run A:
Design arc4, start of the top module:
module arc4(input logic clk, input logic rst_n,
            input logic en, output logic rdy,
            input logic [23:0] key,
            output logic [7:0] ct_addr, input logic [7:0] ct_rddata,
            output logic [7:0] pt_addr, input logic [7:0] pt_rddata, output logic [7:0] pt_wrdata, output logic pt_wren);
export LEC_CHECK = 0
export CAP_MARGIN = 0
export CELL_PAD_IN_SITES_DETAIL_PLACEMENT = 0
export CELL_PAD_IN_SITES_GLOBAL_PLACEMENT = 1
export CORE_ASPECT_RATIO = 1.15
export CORE_MARGIN = 2
export CORE_UTILIZATION = 72
export CTS_CLUSTER_DIAMETER = 370
export CTS_CLUSTER_SIZE = 14
export GPL_ROUTABILITY_DRIVEN = 1
export MAX_ROUTING_LAYER = met5
export MIN_ROUTING_LAYER = met1
export PLACE_DENSITY_LB_ADDON = 0.0
export SETUP_SLACK_MARGIN = 1.89
export SLEW_MARGIN = 20
create_clock -name core_clock -period 6.49 [get_ports {clk}]
run.sh (not shown) runs the stock make flow with config.mk's settings and CLKGATE_MAP_FILE=.
Run A finished all stages; layout check result: FAIL, due to negative setup slack.
Setup changes, run A to run B
==> flow/config.mk <==
export PLATFORM = sky130hd
export DESIGN_NAME = arc4
export DESIGN_NICKNAME = arc4
export VERILOG_FILES = /design/flow/design.v
export SDC_FILE = /design/flow/constraint.sdc
export NUM_CORES = 4
export LEC_CHECK = 0
export ABC_AREA = 1
export CAP_MARGIN = 35
export CELL_PAD_IN_SITES_DETAIL_PLACEMENT = 0
export CELL_PAD_IN_SITES_GLOBAL_PLACEMENT = 3
export CORE_ASPECT_RATIO = 0.67
export CORE_MARGIN = 5
export CORE_UTILIZATION = 15
export CTS_CLUSTER_DIAMETER = 370
export GPL_ROUTABILITY_DRIVEN = 1
export HOLD_SLACK_MARGIN = 0.08
export MAX_ROUTING_LAYER = met4
export MIN_ROUTING_LAYER = met1
export PLACE_DENSITY_LB_ADDON = 0.25
export SLEW_MARGIN = 20
export TNS_END_PERCENT = 40
==> flow/constraint.sdc <==
create_clock -name core_clock -period 9.48 [get_ports {clk}]
set_input_delay 1.8960 -clock core_clock [delete_from_list [all_inputs] [get_ports {clk}]]
set_output_delay 1.8960 -clock core_clock [all_outputs]
set_load 0.01 [all_outputs]
Notes after the runs:
- In summary, run B completed successfully, with a layout that passed the timing, DRC and antenna checks.
- Combinational power came out higher on run B than on run A.
- Run B vs run A, buffering overhead went down by 1.6 points.
- On run B: clock-cell share of area is 2.7 points higher than what run A gave.
- Total power: run B below run A
- Compared with run A, in run B global-route usage -29 points; chip area estimate from yosys synthesis shows an increase of about 2%.
- Internal power summed over all cells: run B lower than run A
- Routed length per instance of run B falls short of that of run A by more than a quarter.
- Re sequential cell count: no difference whatsoever between run B and run A.
- Run A -> run B: sequential power decreased by more than a quarter
diff inputs: run B => run C
==> flow/config.mk <==
export PLATFORM = sky130hd
export DESIGN_NAME = arc4
export DESIGN_NICKNAME = arc4
export VERILOG_FILES = /design/flow/design.v
export SDC_FILE = /design/flow/constraint.sdc
export NUM_CORES = 4
export LEC_CHECK = 0
export CAP_MARGIN = 20
export CELL_PAD_IN_SITES_DETAIL_PLACEMENT = 0
export CORE_MARGIN = 2
export CORE_UTILIZATION = 41
export CTS_CLUSTER_DIAMETER = 393
export GPL_TIMING_DRIVEN = 1
export MAX_ROUTING_LAYER = met4
export MIN_ROUTING_LAYER = met2
export PLACE_DENSITY_LB_ADDON = 0.26
export SLEW_MARGIN = 20
==> flow/constraint.sdc <==
create_clock -name core_clock -period 14.9 [get_ports {clk}]
set_input_delay 2.9800 -clock core_clock [delete_from_list [all_inputs] [get_ports {clk}]]
set_output_delay 2.9800 -clock core_clock [all_outputs]
set_load 0.01 [all_outputs]
--- outcome ---
No stage failed in run C, and the final checks on the layout all came back clean. Run B went all the way through the flow, and no timing, DRC or antenna check failed. Of run B and run C, run C shows the lower floorplan row count, with run B above it. Netlist area before placement, run B and run C: higher on run B. [compare] base=run B new=run C: critical path required time saw an increase, height of the die saw a decrease, CTS buffer count saw a decrease. Relative to run B, number of buffer and inverter instances along the worst setup path has gone down in run C. Diff run C..run B | hold slack | negligible. When the final numbers for run B and run C were put side by side, the post-synth net total turned out to be smaller in run C. Total power draw (lower): run C. Sequential share of layout area: lower on run B. Higher worst path setup slack after routing goes to run C over run B.
Modified inputs, run D compared to run C
==> flow/config.mk <==
export PLATFORM = sky130hd
export DESIGN_NAME = arc4
export DESIGN_NICKNAME = arc4
export VERILOG_FILES = /design/flow/design.v
export SDC_FILE = /design/flow/constraint.sdc
export NUM_CORES = 4
export LEC_CHECK = 0
export ABC_AREA = 1
export CAP_MARGIN = 30
export CORE_ASPECT_RATIO = 0.86
export CORE_MARGIN = 4
export CORE_UTILIZATION = 51
export CTS_CLUSTER_DIAMETER = 139
export GPL_ROUTABILITY_DRIVEN = 0
export GPL_TIMING_DRIVEN = 0
export MAX_ROUTING_LAYER = met4
export MIN_ROUTING_LAYER = met2
export PLACE_DENSITY = 0.5
export SLEW_MARGIN = 0
==> flow/constraint.sdc <==
create_clock -name core_clock -period 6.84 [get_ports {clk}]
set_input_delay 1.3680 -clock core_clock [delete_from_list [all_inputs] [get_ports {clk}]]
set_output_delay 1.3680 -clock core_clock [all_outputs]
set_load 0.01 [all_outputs]
### Flow results
Looking at the logs for run D and run C, the single run that did not finish was run D.
Run D: it failed with a tool error in global routing, so there are no final results.
Diff run C -> run D | chip area line of the yosys report | up slightly
Run D against run C: cell area after technology mapping rose by 2.0%; number of cell instances after yosys synthesis rose by about 80%.
Die area in run D is 70000 um^2 lower than in run C
Inputs modified between run D and run E:
==> flow/config.mk <==
export PLATFORM = sky130hd
export DESIGN_NAME = arc4
export DESIGN_NICKNAME = arc4
export VERILOG_FILES = /design/flow/design.v
export SDC_FILE = /design/flow/constraint.sdc
export NUM_CORES = 4
export LEC_CHECK = 0
export CAP_MARGIN = 20
export CORE_MARGIN = 2
export CORE_UTILIZATION = 30
export PLACE_DENSITY = 0.5
export SLEW_MARGIN = 20
==> flow/constraint.sdc <==
create_clock -name core_clock -period 10.8 [get_ports {clk}]
set_input_delay 2.1600 -clock core_clock [delete_from_list [all_inputs] [get_ports {clk}]]
set_output_delay 2.1600 -clock core_clock [all_outputs]
set_load 0.01 [all_outputs]
==> results <==
- Run E: no failed stages, no open violations at the end
- The flow ended early for run D: it failed with a tool error in global routing.
- Xor and xnor fraction of the mapped netlist area in run E is 0.20 points higher than in run D
- Relative to run D, the synthesized area per cell measured on run E has increased by more than half.
- The number of placement rows in run E was higher than what run D gave.
- In run E relative to run D, chip area line of the yosys report had gone down slightly.
- Run E vs. run D: multiplexer area fraction after synthesis went up by 18 points.
- When the final numbers for run E and run D were put side by side, the area share of and/or/nand/nor cells after synthesis turned out to be greater in run D.
- Any difference in post-synthesis share of cell area spent on full adders, half adders and majority gates between run E and run D is small enough to ignore.
--- input diff run E..run F ---
--- a/flow/config.mk
+++ b/flow/config.mk
@@ -6,7 +6,14 @@
 export NUM_CORES = 4
 export LEC_CHECK = 0
-export CAP_MARGIN = 20
-export CORE_MARGIN = 2
-export CORE_UTILIZATION = 30
+export ABC_AREA = 1
+export CAP_MARGIN = 30
+export CORE_ASPECT_RATIO = 0.55
+export CORE_MARGIN = 4
+export CORE_UTILIZATION = 51
+export CTS_CLUSTER_DIAMETER = 139
+export GPL_ROUTABILITY_DRIVEN = 0
+export GPL_TIMING_DRIVEN = 1
+export MAX_ROUTING_LAYER = met4
+export MIN_ROUTING_LAYER = met1
 export PLACE_DENSITY = 0.5
-export SLEW_MARGIN = 20
+export SLEW_MARGIN = 35
==> flow/constraint.sdc <==
create_clock -name core_clock -period 6.84 [get_ports {clk}]
set_input_delay 1.3680 -clock core_clock [delete_from_list [all_inputs] [get_ports {clk}]]
set_output_delay 1.3680 -clock core_clock [all_outputs]
set_load 0.01 [all_outputs]
==> comparison <==
- Global-route usage, run F and run E: larger value in run F
- Run F vs run E — synthesized chip area reported by yosys climbed slightly
- The higher fraction of cell area in non-clock buffers of run F and run E is in run F.
- Looking at source of the critical timing path, the k.i[7] result is from run E; the k.i[6] one comes from run F.
- Lower met3 global-route usage among run F and run E: run E
- Run F -> stages 100% | layout checks FAIL | negative setup slack
Power and IR drop assume default switching activity.
